==> flow/design.v (excerpt) <==
module DotProduct(  
  input         clock,  
  input  [7:0]  io_a_0,
  input  [7:0]  io_a_1,
  input  [7:0]  io_a_2,
  input  [7:0]  io_a_3,
  input  [7:0]  io_a_4,
  input  [7:0]  io_a_5,
  input  [7:0]  io_a_6,
  input  [7:0]  io_a_7,
  input  [7:0]  io_a_8,
  input  [7:0]  io_a_9,
  input  [7:0]  io_a_10,
  input  [7:0]  io_a_11,
  input  [7:0]  io_a_12,
  input  [7:0]  io_a_13,
  input  [7:0]  io_a_14,
  input  [7:0]  io_a_15,
  input  [7:0]  io_b_0,  
  input  [7:0]  io_b_1,  
  input  [7:0]  io_b_2,  
  input  [7:0]  io_b_3,  
  input  [7:0]  io_b_4,  
  input  [7:0]  io_b_5,  
  input  [7:0]  io_b_6,  
  input  [7:0]  io_b_7,  
  input  [7:0]  io_b_8,  
  input  [7:0]  io_b_9,  
  input  [7:0]  io_b_10,  
  input  [7:0]  io_b_11,  
  input  [7:0]  io_b_12,  
  input  [7:0]  io_b_13,  
  input  [7:0]  io_b_14,  
  input  [7:0]  io_b_15,  
  output [20:0] io_y  
);
Size in the first run: about 280 I/O pins.
==> flow/config.mk <==
export PLATFORM = sky130hd
export DESIGN_NAME = DotProduct
export DESIGN_NICKNAME = DotProduct
export VERILOG_FILES = /design/flow/design.v
export SDC_FILE = /design/flow/constraint.sdc
export NUM_CORES = 4
export LEC_CHECK = 0
export ABC_AREA = 1
export CAP_MARGIN = 15
export CORE_MARGIN = 2
export CORE_UTILIZATION = 72
export CTS_CLUSTER_SIZE = 100
export SLEW_MARGIN = 20
==> flow/constraint.sdc <==
create_clock -name core_clock -period 2.47 [get_ports {clock}]
set_input_delay 0.4940 -clock core_clock [delete_from_list [all_inputs] [get_ports {clock}]]
set_output_delay 0.4940 -clock core_clock [all_outputs]
set_load 0.01 [all_outputs]
run.sh (not shown) runs the stock make flow with config.mk's settings and CLKGATE_MAP_FILE=.
The first run did not get past 5_1_grt on GRT-0116.
Edit:
ABC_AREA = unset   (was 1)
CAP_MARGIN = 20   (was 15)
CORE_UTILIZATION = 40   (was 72)
CTS_CLUSTER_SIZE = unset   (was 100)
clock period = 4.77 ns   (was 2.47 ns; I/O delays follow)
After rerunning: Now the flow passed the timing, DRC and antenna checks; die area came out higher by 63%; synthesized area is lower by about 9%; synthesized cell count decreases by 29%.
Edit:
CORE_UTILIZATION = 8   (was 40)
clock period = 5.84 ns   (was 4.77 ns; I/O delays follow)
Routed wire length climbs by 39%.
Clock power shrinks by 5.9%.
Sequential power came out lower by about 10%.
Clock-buffer cell count shrinks by 10.
Core utilization goes down by 35 points.
Cell area came out higher by 15%.
Global-route usage came out lower by 12 points.
Sequential share of layout area came out lower by 2.6 points.
Edit:
CORE_UTILIZATION = 69   (was 8)
MAX_ROUTING_LAYER = met4   (was unset)
clock period = 4.11 ns   (was 5.84 ns; I/O delays follow)
After rerunning: This time the run finished with negative setup slack left; synthesized cell count does not change; total power came out higher by 51%; final area is lower by 4.9%; cell count shrinks by 49%; global-route usage rises by 28 points; register-to-register slack is worse by 1.3 ns; die area goes down by 88%.

* * *

== run A ==
Starting RTL as in the previous note.
## DotProduct
module DotProduct(  
  input         clock,  
  input  [7:0]  io_a_0,
  input  [7:0]  io_a_1,
  input  [7:0]  io_a_2,
  input  [7:0]  io_a_3,
  input  [7:0]  io_a_4,
  input  [7:0]  io_a_5,
  input  [7:0]  io_a_6,
  input  [7:0]  io_a_7,
  input  [7:0]  io_a_8,
  input  [7:0]  io_a_9,
  input  [7:0]  io_a_10,
  input  [7:0]  io_a_11,
  input  [7:0]  io_a_12,
  input  [7:0]  io_a_13,
  input  [7:0]  io_a_14,
  input  [7:0]  io_a_15,
  input  [7:0]  io_b_0,  
  input  [7:0]  io_b_1,  
  input  [7:0]  io_b_2,  
  input  [7:0]  io_b_3,  
  input  [7:0]  io_b_4,  
  input  [7:0]  io_b_5,  
  input  [7:0]  io_b_6,  
  input  [7:0]  io_b_7,  
  input  [7:0]  io_b_8,  
  input  [7:0]  io_b_9,  
  input  [7:0]  io_b_10,  
  input  [7:0]  io_b_11,  
  input  [7:0]  io_b_12,  
  input  [7:0]  io_b_13,  
  input  [7:0]  io_b_14,  
  input  [7:0]  io_b_15,  
  output [20:0] io_y  
);
==> flow/config.mk <==
export PLATFORM = sky130hd
export DESIGN_NAME = DotProduct
export DESIGN_NICKNAME = DotProduct
export VERILOG_FILES = /design/flow/design.v
export SDC_FILE = /design/flow/constraint.sdc
export NUM_CORES = 4
export LEC_CHECK = 0
export CAP_MARGIN = 30
export CORE_MARGIN = 2
export CORE_UTILIZATION = 72
export CTS_CLUSTER_DIAMETER = 30
export HOLD_SLACK_MARGIN = 0.06
export MAX_ROUTING_LAYER = met4
export SLEW_MARGIN = 20
==> flow/constraint.sdc <==
create_clock -name core_clock -period 3.79 [get_ports {clock}]
set_input_delay 0.7580 -clock core_clock [delete_from_list [all_inputs] [get_ports {clock}]]
set_output_delay 0.7580 -clock core_clock [all_outputs]
set_load 0.01 [all_outputs]
Run A did not finish: a tool error stopped it during global routing.
The inputs of run B differ from those of run A as listed below.
- HOLD_SLACK_MARGIN no longer set, was 0.06
- CTS_CLUSTER_DIAMETER now 270, was 30
- the clock period (ns, I/O delays scaled along) now 4.11, was 3.79
--- outcome ---
Run B -> stages 100% | layout checks FAIL | negative setup slack. Looking at placed cell area, run B sits 1.5% below run A. From run A to run B the numbers moved as follows: number of CTS-inserted buffers shrank by about 50%; initial standard-cell utilization of the core neither gained nor lost much. Diff run B..run A | xor-xnor portion of the synthesized cell area | unchanged. H-tree depth reported by CTS was lower in the run labelled run B. From run B to run A, buffer depth of the longest clock path did not move at all. In run B relative to run A, placed cell count had gone down slightly. Run B does worse than run A on post-detailed-placement half-perimeter wirelength. Chip area estimate from yosys synthesis essentially unchanged between run A and run B. Reported for run A and run B, cell area after technology mapping turned out identical to the last digit. From run A to run B, instance tally after logic synthesis did not move at all.
For run C, these inputs were changed with respect to run B:
- a change of CTS_CLUSTER_DIAMETER from 270 to 29
- a change of the clock period (ns, I/O delays scaled along) from 4.11 to 3.79
Findings:
Run C did not finish: a tool error stopped it during global routing.
Delta (run C minus run B): number of unique standard cell types used by synthesis essentially unchanged; synthesized instance count essentially unchanged; setup slack at placement decreased 0.014 ns; CTS H-tree depth increased 1; floorplan die height essentially unchanged.
Delta(number of gates resized after CTS, run C - run B) > 0
Cell area after placement, run C vs run B: up slightly
Going from run B to run C, number of clock buffers inserted by TritonCTS grew by more than half.
Looking at run B and run C, the post-synthesis instance area is a wash.
From run C to run B, simple logic cell fraction of the synthesized area did not move at all.
Power is estimated from default activity; no workload was simulated.
